==> build 47 <==
==> flow/design.v <==
module uart_rx#(
	parameter CLK_FRE 	= 50,
	parameter UART_RATE = 115200
	) (
	input 				clk,    
	input 				rst_n,
	output 	 			recv_en,	
	output reg 	[ 7:0] 	recv_data,	
	input 				rx_pin 
);
parameter  RATE_CNT = (CLK_FRE * 1000_000 / UART_RATE) - 1;
reg [10:0] clk_cnt;
localparam WAIT = 2'd0, START = 2'd1, RECV = 2'd2, STOP = 2'd3;
reg [1:0] state;
assign recv_en = clk_cnt == RATE_CNT * 3 / 2;
reg [ 7:0] recv_data_r;
reg [ 2:0] recv_cnt;
always@(posedge clk)
	if(!rst_n)begin
		state 		<= WAIT;
		clk_cnt 	<= 0;
		recv_data 	<= 0;
	end
	else
	case(state)
		WAIT:
			if(!rx_pin)begin 
				recv_cnt <= 'd0;
				state <= START;
			end
		START:begin 
			if(clk_cnt == RATE_CNT / 2)begin 
				clk_cnt <= 0;
				state <= RECV;
			end
			else
				clk_cnt <= clk_cnt + 1;
		end
		RECV:begin 
			if(clk_cnt == RATE_CNT)begin 
				clk_cnt <= 0;
				recv_data_r[recv_cnt] <= rx_pin;
				recv_cnt <= recv_cnt + 1;
				state <= (recv_cnt == 7 )?STOP : RECV ;
			end
			else
				clk_cnt <= clk_cnt + 1;
		end
		STOP:begin 
			recv_data <= recv_data_r;
			if(clk_cnt == RATE_CNT * 3 / 2)begin 
				clk_cnt <= 0;
				state <= WAIT;
			end
			else 
				clk_cnt <= clk_cnt + 1;
		end
	endcase
endmodule
module uart_tx#(
	parameter CLK_FRE 	= 50,
	parameter UART_RATE = 115200
	) (
	input 				clk,    
	input 				rst_n,
	input 				send_en ,	
	output 	 			send_busy ,	
	input 		[ 7:0] 	send_data ,	
	output reg 			tx_pin
);
parameter  RATE_CNT = (CLK_FRE * 1000_000 / UART_RATE) - 1;
reg [10:0] clk_cnt;
localparam WAIT = 2'd0, START = 2'd1, SEND = 2'd2, STOP = 2'd3;
reg [1:0] state;
assign send_busy = state != WAIT;
reg [ 7:0] send_data_r;
reg [ 2:0] send_cnt;
always@(posedge clk)
	if(!rst_n)begin
		state 	<= WAIT;
		clk_cnt <= 0;
		tx_pin 	<= 1;
	end
	else
	case(state)
		WAIT:
			if(send_en)begin 
				send_data_r <= send_data;
				send_cnt <= 'd0;
				state <= START;
			end
		START:begin 
			tx_pin <= 0;
			if(clk_cnt == RATE_CNT)begin 
				clk_cnt <= 0;
				state <= SEND;
			end
			else
				clk_cnt <= clk_cnt + 1;
		end
		SEND:begin 
			tx_pin <= send_data_r[send_cnt];
			if(clk_cnt == RATE_CNT)begin 
				clk_cnt <= 0;
				send_cnt <= send_cnt + 1;
				state <= (send_cnt == 7 )?STOP : SEND ;
			end
			else
				clk_cnt <= clk_cnt + 1;
		end
		STOP:begin 
			tx_pin <= 1;
			if(clk_cnt == RATE_CNT)begin 
				clk_cnt <= 0;
				state <= WAIT;
			end
			else
				clk_cnt <= clk_cnt + 1;
		end
	endcase
endmodule
module uart_top (
	input 		clk,    
	input 		rst_n,
	input 		uart_rx,
	output		uart_tx
);
parameter CLK_FRE 		= 50;
parameter UART_RATE 	= 115200;
localparam SEND = 2'd0, WAIT = 2'd1;
reg [1:0] state;
reg  [31:0] wait_cnt;
reg  [ 7:0] send_cnt;
reg  [ 7:0] send_data;
reg  	    send_en;
wire [ 7:0] recv_data;
wire 		recv_en;
wire 		send_busy;
parameter 	ENG_NUM  = 9; 
parameter 	CHE_NUM  = 2; 
parameter 	DATA_NUM = CHE_NUM * 3 + ENG_NUM;  
wire [ DATA_NUM * 8 - 1:0] char_data = {8'hE4,8'hBD,8'hA0,8'hE5,8'hA5,8'hBD,"  World","\r\n"};
wire [ 7:0] char_byte = (send_cnt < DATA_NUM) ? char_data[ (DATA_NUM - 1 - send_cnt) * 8 +: 8] : 8'h00;
always@(posedge clk)
	if(!rst_n)begin
		state 		<= SEND;
		wait_cnt 	<= 0;
		send_cnt 	<= 0;
		send_en 	<= 'b0;
	end
	else
	case(state)
		SEND:begin  
			if(send_cnt == DATA_NUM + 1)begin 
				send_en 	<= 'b0;
				send_cnt 	<=  0;
				state 		<= WAIT;
			end
			else if(!send_busy)begin
				send_en 	<= 'b1;
				send_data 	<= char_byte;
				send_cnt 	<= send_cnt + 1;
			end
		end
		WAIT: 
			if(wait_cnt == CLK_FRE * 1000_000)begin 
				wait_cnt <= 0;
				state <= SEND;
			end
			else begin
				send_en <= recv_en;
				send_data <= recv_data;
				wait_cnt <= wait_cnt + 1;
			end
	endcase
uart_tx #(
	.CLK_FRE 	(CLK_FRE 	),
	.UART_RATE 	(UART_RATE 	)
	)uart_tx_m0(
	.clk 		(clk 		),
	.rst_n 		(rst_n 		),
	.send_en 	(send_en 	),
	.send_busy 	(send_busy 	),
	.send_data 	(send_data 	),
	.tx_pin 	(uart_tx 	)
	);
uart_rx #(
	.CLK_FRE 	(CLK_FRE 	),
	.UART_RATE 	(UART_RATE 	)
	)uart_rx_m0(
	.clk 		(clk 		),
	.rst_n 		(rst_n 		),
	.recv_en 	(recv_en 	),
	.recv_data 	(recv_data 	),
	.rx_pin 	(uart_rx 	)
	);
endmodule
==> flow/run.sh <==
#!/bin/bash
# the make line also repeats each setting of config.mk as NAME=value (left out here)
make -C /OpenROAD-flow-scripts/flow DESIGN_CONFIG=/design/flow/config.mk WORK_HOME=/design/flow/orfs CLKGATE_MAP_FILE= finish
==> flow/config.mk <==
export PLATFORM = sky130hd
export DESIGN_NAME = uart_top
export DESIGN_NICKNAME = uart_top
export VERILOG_FILES = /design/flow/design.v
export SDC_FILE = /design/flow/constraint.sdc
export NUM_CORES = 4
export LEC_CHECK = 0
export CAP_MARGIN = 20
export CELL_PAD_IN_SITES_GLOBAL_PLACEMENT = 3
export CORE_MARGIN = 2
export CORE_UTILIZATION = 37
export CTS_CLUSTER_DIAMETER = 223
export CTS_CLUSTER_SIZE = 63
export PLACE_DENSITY = 0.39
export SLEW_MARGIN = 20
export TNS_END_PERCENT = 100
==> flow/constraint.sdc <==
create_clock -name core_clock -period 20.0 [get_ports {clk}]
set_input_delay 4.0000 -clock core_clock [delete_from_list [all_inputs] [get_ports {clk}]]
set_output_delay 4.0000 -clock core_clock [all_outputs]
set_load 0.01 [all_outputs]
==> trial 19: changes against build 47 <==
Settings changed: CELL_PAD_IN_SITES_GLOBAL_PLACEMENT 3 to unset, CORE_UTILIZATION 37 to 70, CTS_CLUSTER_DIAMETER 223 to unset, CTS_CLUSTER_SIZE 63 to 24, PLACE_DENSITY 0.39 to unset, TNS_END_PERCENT 100 to unset.
==> flow/constraint.sdc (replaced) <==
create_clock -name core_clock -period 15.6 [get_ports {clk}]
set_input_delay 3.1200 -clock core_clock [delete_from_list [all_inputs] [get_ports {clk}]]
set_output_delay 3.1200 -clock core_clock [all_outputs]
set_load 0.01 [all_outputs]
==> results <==
- Against build 47, the combinational power of trial 19 is larger by about 28%.
- Between trial 19 and build 47, the lower clock power is in trial 19 (gap 24%, measured against build 47).
- Against build 47, the sequential power of trial 19 is larger by about 28%.
- In build 47 the global-route usage is lower than in trial 19, by 9.4 points.
- Critical path depth is the same in trial 19 and build 47.
- Against build 47, the count of clock-buffer cells in the layout of trial 19 is higher by 2.
- In build 47 the worst setup slack is better than in trial 19, by 3.5 ns.
- Of build 47 and trial 19, trial 19 has the higher core utilization (gap 34 points).
- Of build 47 and trial 19, build 47 has the higher cell count (gap about 12%, measured against trial 19).
- In flip-flop count, build 47 and trial 19 do not differ.
- In synthesized area, build 47 and trial 19 do not differ.

* * *

==> run Z <==
Starts from the design.v that is shown in full above.
export LEC_CHECK = 0
export ABC_AREA = 1
export CAP_MARGIN = 20
export CORE_MARGIN = 2
export CORE_UTILIZATION = 49
export CTS_CLUSTER_DIAMETER = 323
export CTS_CLUSTER_SIZE = 98
export PLACE_DENSITY = 0.39
export SLEW_MARGIN = 20
export TNS_END_PERCENT = 20
create_clock -name core_clock -period 20.0 [get_ports {clk}]
run.sh (not shown) runs the stock make flow with config.mk's settings and CLKGATE_MAP_FILE=.
==> run H (differences from run Z) <==
==> flow/config.mk (replaced) <==
export PLATFORM = sky130hd
export DESIGN_NAME = uart_top
export DESIGN_NICKNAME = uart_top
export VERILOG_FILES = /design/flow/design.v
export SDC_FILE = /design/flow/constraint.sdc
export NUM_CORES = 4
export LEC_CHECK = 0
export CAP_MARGIN = 20
export CORE_MARGIN = 2
export CORE_UTILIZATION = 72
export SLEW_MARGIN = 20
==> flow/constraint.sdc (replaced) <==
create_clock -name core_clock -period 10.3 [get_ports {clk}]
set_input_delay 2.0600 -clock core_clock [delete_from_list [all_inputs] [get_ports {clk}]]
set_output_delay 2.0600 -clock core_clock [all_outputs]
set_load 0.01 [all_outputs]
==> run B (differences from run Z) <==
==> flow/config.mk (replaced) <==
export PLATFORM = sky130hd
export DESIGN_NAME = uart_top
export DESIGN_NICKNAME = uart_top
export VERILOG_FILES = /design/flow/design.v
export SDC_FILE = /design/flow/constraint.sdc
export NUM_CORES = 4
export LEC_CHECK = 0
export CAP_MARGIN = 20
export CORE_MARGIN = 2
export CORE_UTILIZATION = 72
export CTS_CLUSTER_SIZE = 10
export SETUP_SLACK_MARGIN = 0.92
export SLEW_MARGIN = 20
==> flow/constraint.sdc (replaced) <==
create_clock -name core_clock -period 3.12 [get_ports {clk}]
set_input_delay 0.6240 -clock core_clock [delete_from_list [all_inputs] [get_ports {clk}]]
set_output_delay 0.6240 -clock core_clock [all_outputs]
set_load 0.01 [all_outputs]
==> reports/qor.csv <==
metric;value;unit
synthesis.area;5490;µm²
power.density;567;nW/µm²
floorplan.nets;619;
ctsRootBufferMaster;clkbuf_8;
critPathBufInv;1;
cts_resized;5;
status;complete, no violations;
# the run above: run B

==> reports/qor.csv <==
metric;value;unit
status;complete, no violations;
power.density;95.0;nW/µm²
synthesis.area;5970;µm²
cts_resized;0;
floorplan.nets;799;
critPathBufInv;4;
# the run above: run Z

==> reports/qor.csv <==
metric;value;unit
floorplan.nets;619;
ctsRootBufferMaster;clkbuf_8;
synthesis.area;5490;µm²
status;complete, no violations;
setup-violations-final;0;
chipHeight;91.3;µm
power.density;170;nW/µm²
cts_resized;0;
# the run above: run H

No activity file was given, so power comes from the tool's default toggle rates.
